==> flow/design.v <==
module design_5 #(parameter width = 8, parameter cwidth =4)(
  input [width-1:0] OPA, OPB,
  input CLK, RST, CE, MODE, CIN,
  input [1:0] INP_VALID,
  input [cwidth-1:0] CMD,
  output reg [2*width:0] RES,
  output reg OFLOW,
  output reg COUT,
  output reg G,
  output reg L,
  output reg E,
  output reg ERR
);
reg [2*width:0] temp;
reg [2*width:0] next_RES;
reg next_COUT, next_OFLOW, next_G, next_L, next_E, next_ERR;
localparam CMD_ADD = 4'b0000;
localparam CMD_SUB = 4'b0001;
localparam CMD_ADD_CIN = 4'b0010;
localparam CMD_SUB_CIN = 4'b0011;
localparam CMD_EGL = 4'b1000;
localparam CMD_INC_MUL = 4'b1001;
localparam CMD_SHIFT_MUL = 4'b1010;
localparam CMD_SI_UNSI_ADD = 4'b1011;
localparam CMD_SI_UNSI_SUB = 4'b1100;
localparam CMD_INC_A = 4'b0100;
localparam CMD_DEC_A = 4'b0101;
localparam CMD_INC_B = 4'b0110;
localparam CMD_DEC_B = 4'b0111;
localparam CMD_AND = 4'b0000;
localparam CMD_NAND = 4'b0001;
localparam CMD_OR = 4'b0010;
localparam CMD_NOR = 4'b0011;
localparam CMD_XOR = 4'b0100;
localparam CMD_XNOR = 4'b0101;
localparam CMD_ROL_A_B = 4'b1100;
localparam CMD_ROR_A_B = 4'b1101;
localparam CMD_NOT_A = 4'b0110;
localparam CMD_SHR1_A = 4'b1000;
localparam CMD_SHLI_A = 4'b1001;
localparam CMD_NOT_B = 4'b0111;
localparam CMD_SHR1_B = 4'b1010;
localparam CMD_SHL1_B = 4'b1011;
wire [2:0] amount;
assign amount = OPB[2:0];
always@(posedge CLK or posedge RST)
begin
    if(RST)begin
        next_RES <= 'b0;
        next_COUT <= 1'b0;
        next_OFLOW <= 1'b0;
        next_G <= 1'b0;
        next_E <= 1'b0;
        next_L <= 1'b0;
        next_ERR <= 1'b0;
    end
    else if(CE)
    begin
        if(INP_VALID == 2'b00)
        begin
            next_RES <= 'b0;
            next_COUT <= 1'b0;
            next_OFLOW <= 1'b0;
            next_G <= 1'b0;
            next_E <= 1'b0;
            next_L <= 1'b0;
            next_ERR <= 1'b0;
        end
        else if(INP_VALID ==2'b11)
        begin
            next_RES <= 'b0;
            next_COUT <= 1'b0;
            next_OFLOW <= 1'b0;
            next_G <= 1'b0;
            next_E <= 1'b0;
            next_L <= 1'b0;
            next_ERR <= 1'b0;
            if(MODE)begin
                case(CMD)
                    CMD_ADD:
                    begin
                        temp = OPA + OPB;
                        next_RES <= temp;
                        next_COUT <= temp[width];
                    end
                    CMD_SUB:
                    begin
                        next_OFLOW <= (OPA<OPB)?1'b1:1'b0;
                        next_RES <= OPA-OPB;
                    end
                    CMD_ADD_CIN:
                    begin
                        temp = OPA + OPB + CIN;
                        next_RES <= temp;
                        next_COUT <= temp[width];
                    end
                    CMD_SUB_CIN:
                    begin
                        next_OFLOW <= (OPA<OPB)?1'b1:1'b0;
                        next_RES <= OPA-OPB-CIN;
                    end
                    CMD_EGL:
                    begin
                        next_RES <= 'b0;
                        if(OPA==OPB)
                        begin
                            next_E <= 1'b1;
                            next_G <= 1'b0;
                            next_L <= 1'b0;
                        end
                        else if(OPA>OPB)
                        begin
                            next_E <= 1'b0;
                            next_G <= 1'b1;
                            next_L <= 1'b0;
                        end
                        else
                        begin
                            next_E <= 1'b0;
                            next_G <= 1'b0;
                            next_L <= 1'b1;
                        end
                    end
                    CMD_INC_MUL:
                    begin
                        temp = (OPA+1) * (OPB+1);
                        next_RES <= temp;
                        next_COUT <= temp[2*width];
                    end
                    CMD_SHIFT_MUL:
                    begin
                        temp =(OPA<<1)*OPB;
                        next_RES <= temp;
                        next_COUT <= temp[2*width];
                    end
                    CMD_SI_UNSI_ADD:
                    begin
                        temp = $signed(OPA) + $signed(OPB);
                        next_RES <= temp;
                        next_COUT <= temp[width];
                        next_OFLOW <= ((OPA[width-1] == OPB[width-1]) && (temp[width-1] != OPA[width-1])) ? 1'b1 : 1'b0;
                        if($signed(OPA)==$signed(OPB))
                        begin
                            next_E <= 1'b1;
                            next_G <= 1'b0;
                            next_L <= 1'b0;
                        end
                        else if($signed(OPA)>$signed(OPB))
                        begin
                            next_E <= 1'b0;
                            next_G <= 1'b1;
                            next_L <= 1'b0;
                        end
                        else
                        begin
                            next_E <= 1'b0;
                            next_G <= 1'b0;
                            next_L <= 1'b1;
                        end
                    end
                    CMD_SI_UNSI_SUB:
                    begin
                        temp = $signed(OPA) - $signed(OPB);
                        next_RES<= temp;
                        next_COUT <= temp[width];
                       next_OFLOW <= ((OPA[width-1] != OPB[width-1]) && (temp[width-1] != OPA[width-1])) ? 1'b1 : 1'b0;
                        if($signed(OPA) == $signed(OPB))
                        begin
                            next_E <= 1'b1;
                            next_G <= 1'b0;
                            next_L <= 1'b0;
                        end
                        else if($signed(OPA) > $signed(OPB))
                        begin
                            next_E <= 1'b0;
                            next_G <= 1'b1;
                            next_L <= 1'b0;
                        end
                        else
                        begin
                            next_E <= 1'b0;
                            next_G <= 1'b0;
                            next_L <= 1'b1;
                        end
                    end
                    default:
                    begin
                        next_RES <= 'b0;
                        next_COUT <= 1'b0;
                        next_OFLOW <= 1'b0;
                        next_G <= 1'b0;
                        next_E <= 1'b0;
                        next_L <= 1'b0;
                        next_ERR <= 1'b0;
                    end
                endcase
            end
            else begin
                case(CMD)
                    CMD_AND:next_RES <= {{width*2-(width-1){1'b0}},OPA&OPB};
                    CMD_NAND:next_RES <= {{width*2-(width-1){1'b0}},~(OPA&OPB)};
                    CMD_OR:next_RES <= {{width*2-(width-1){1'b0}},OPA|OPB};
                    CMD_NOR:next_RES <= {{width*2-(width-1){1'b0}},~(OPA|OPB)};
                    CMD_XOR:next_RES <= {{width*2-(width-1){1'b0}},OPA^OPB};
                    CMD_XNOR:next_RES <= {{width*2-(width-1){1'b0}},~(OPA^OPB)};
                    CMD_ROL_A_B:
                    begin
                        if (amount == 0)
                            next_RES <= {{width*2-(width-1){1'b0}}, OPA};
                        else
                            next_RES <= {{width*2-(width){1'b0}}, (OPA << amount) | (OPA >> (width - amount))};
                        next_ERR <= (width > 3 && |OPB[width-1:3]) ? 1'b1 : 1'b0;
                    end
                    CMD_ROR_A_B:
                    begin
                        if (amount == 0)
                            next_RES <= {{width*2-(width-1){1'b0}}, OPA};
                        else
                            next_RES <= {{width*2-(width-1){1'b0}}, (OPA >> amount) | (OPA << (width - amount))};
                        next_ERR <= (width > 3 && |OPB[width-1:3]) ? 1'b1 : 1'b0;
                    end
                    default:
                    begin
                        next_RES <='b0;
                        next_COUT <= 1'b0;
                        next_OFLOW <= 1'b0;
                        next_G <= 1'b0;
                        next_E <= 1'b0;
                        next_L <= 1'b0;
                        next_ERR <= 1'b0;
                    end
                endcase
            end
        end
        else if(INP_VALID == 2'b01)
        begin
            next_RES <=  'b0;
            next_COUT <= 1'b0;
            next_OFLOW <= 1'b0;
            next_G <= 1'b0;
            next_E <= 1'b0;
            next_L <= 1'b0;
            next_ERR <= 1'b0;
            if(MODE)begin
                case(CMD)
                    CMD_INC_A:next_RES <= OPA+1;
                    CMD_DEC_A:next_RES <= OPA-1;
                    default:
                    begin
                        next_RES <= 'b0;
                        next_COUT <= 1'b0;
                        next_OFLOW <= 1'b0;
                        next_G <= 1'b0;
                        next_E <= 1'b0;
                        next_L <= 1'b0;
                        next_ERR <= 1'b0;
                    end
                endcase
            end
            else begin
                case(CMD)
                    CMD_NOT_A:next_RES <= {{width*2-(width-1){1'b0}},~OPA};
                    CMD_SHR1_A:next_RES <= {{width*2-(width-1){1'b0}},OPA>>1};
                    CMD_SHLI_A:next_RES <= {{width*2-(width-1){1'b0}},OPA<<1};
                    default:
                    begin
                        next_RES <= 'b0;
                        next_COUT <= 1'b0;
                        next_OFLOW <= 1'b0;
                        next_G <= 1'b0;
                        next_E <= 1'b0;
                        next_L <= 1'b0;
                        next_ERR <= 1'b0;
                    end
                endcase
            end
        end
        else if(INP_VALID == 2'b10)
            begin
                next_RES <= 'b0;
                next_COUT <= 1'b0;
                next_OFLOW <= 1'b0;
                next_G <= 1'b0;
                next_E <= 1'b0;
                next_L <= 1'b0;
                next_ERR <= 1'b0;
                if(MODE) begin
                    case(CMD)
                        CMD_INC_B: next_RES <= OPB + 1;
                        CMD_DEC_B: next_RES <= OPB - 1;
                        default:
                        begin
                            next_RES <= 'b0;
                            next_COUT <= 1'b0;
                            next_OFLOW <= 1'b0;
                            next_G <= 1'b0;
                            next_E <= 1'b0;
                            next_L <= 1'b0;
                            next_ERR <= 1'b0;
                        end
                    endcase
                end
                else begin
                    case(CMD)
                        CMD_NOT_B:next_RES <= {{width*2-(width-1){1'b0}},~OPB};
                        CMD_SHR1_B:next_RES <= {{width*2-(width-1){1'b0}},OPB>>1};
                        CMD_SHL1_B:next_RES <= {{width*2-(width-1){1'b0}},OPB<<1};
                        default:
                        begin
                            next_RES <= 'b0;
                            next_COUT <= 1'b0;
                            next_OFLOW <= 1'b0;
                            next_G <= 1'b0;
                            next_E <= 1'b0;
                            next_L <= 1'b0;
                            next_ERR <= 1'b0;
                        end
                    endcase
                end
        end
    end
end
always @(posedge CLK or posedge RST) begin
    if(RST) begin
        RES <= 'b0;
        COUT <= 1'b0;
        OFLOW <= 1'b0;
        G <= 1'b0;
        E <= 1'b0;
        L <= 1'b0;
        ERR <= 1'b0;
    end else if (CE) begin
        RES <= next_RES;
        COUT <= next_COUT;
        OFLOW <= next_OFLOW;
        G <= next_G;
        L <= next_L;
        E <= next_E;
        ERR <= next_ERR;
    end
end
endmodule
Settings: LEC_CHECK=0, ABC_AREA=1, CAP_MARGIN=20, CORE_ASPECT_RATIO=0.5, CORE_MARGIN=2, CORE_UTILIZATION=40, CTS_CLUSTER_DIAMETER=378, CTS_CLUSTER_SIZE=93, PLACE_DENSITY=0.37, SLEW_MARGIN=20, TNS_END_PERCENT=5; clock period 8.0 ns.
run.sh (not shown) runs the stock make flow with config.mk's settings and CLKGATE_MAP_FILE=.
The starting point produced a clean layout.
Rerun with:
ABC_AREA = unset   (was 1)
CORE_ASPECT_RATIO = unset   (was 0.5)
CORE_UTILIZATION = 59   (was 40)
CTS_CLUSTER_DIAMETER = unset   (was 378)
CTS_CLUSTER_SIZE = unset   (was 93)
PLACE_DENSITY = unset   (was 0.37)
TNS_END_PERCENT = unset   (was 5)
clock period = 4.2 ns   (was 8.0 ns; I/O delays follow)
Effect: The changed run produced a layout that fails on negative setup slack. Worst hold slack gets better by 0.027 ns. Clock skew rose by 0.0057 ns. Sequential power rose by 94%.
Rerun with:
ABC_AREA = 1   (was unset)
CORE_UTILIZATION = 66   (was 59)
HOLD_SLACK_MARGIN = 0.29   (was unset)
SETUP_SLACK_MARGIN = -0.2   (was unset)
=> Now the flow did not get past global routing (5_1_grt). Area after synthesis falls by about 2%. Die size falls by about 12%. Synthesized cell count rises by about 28%.
Rerun with:
ABC_AREA = unset   (was 1)
CORE_UTILIZATION = 56   (was 66)
HOLD_SLACK_MARGIN = unset   (was 0.29)
SETUP_SLACK_MARGIN = unset   (was -0.2)
clock period = 7.57 ns   (was 4.2 ns; I/O delays follow)
Now the flow finished clean.
Area after synthesis grows by 2.0%.
Die area grows by 20%.
Synthesized cell count shrinks by 22%.
Power figures rest on the tool's default switching activity, not on a simulated workload.
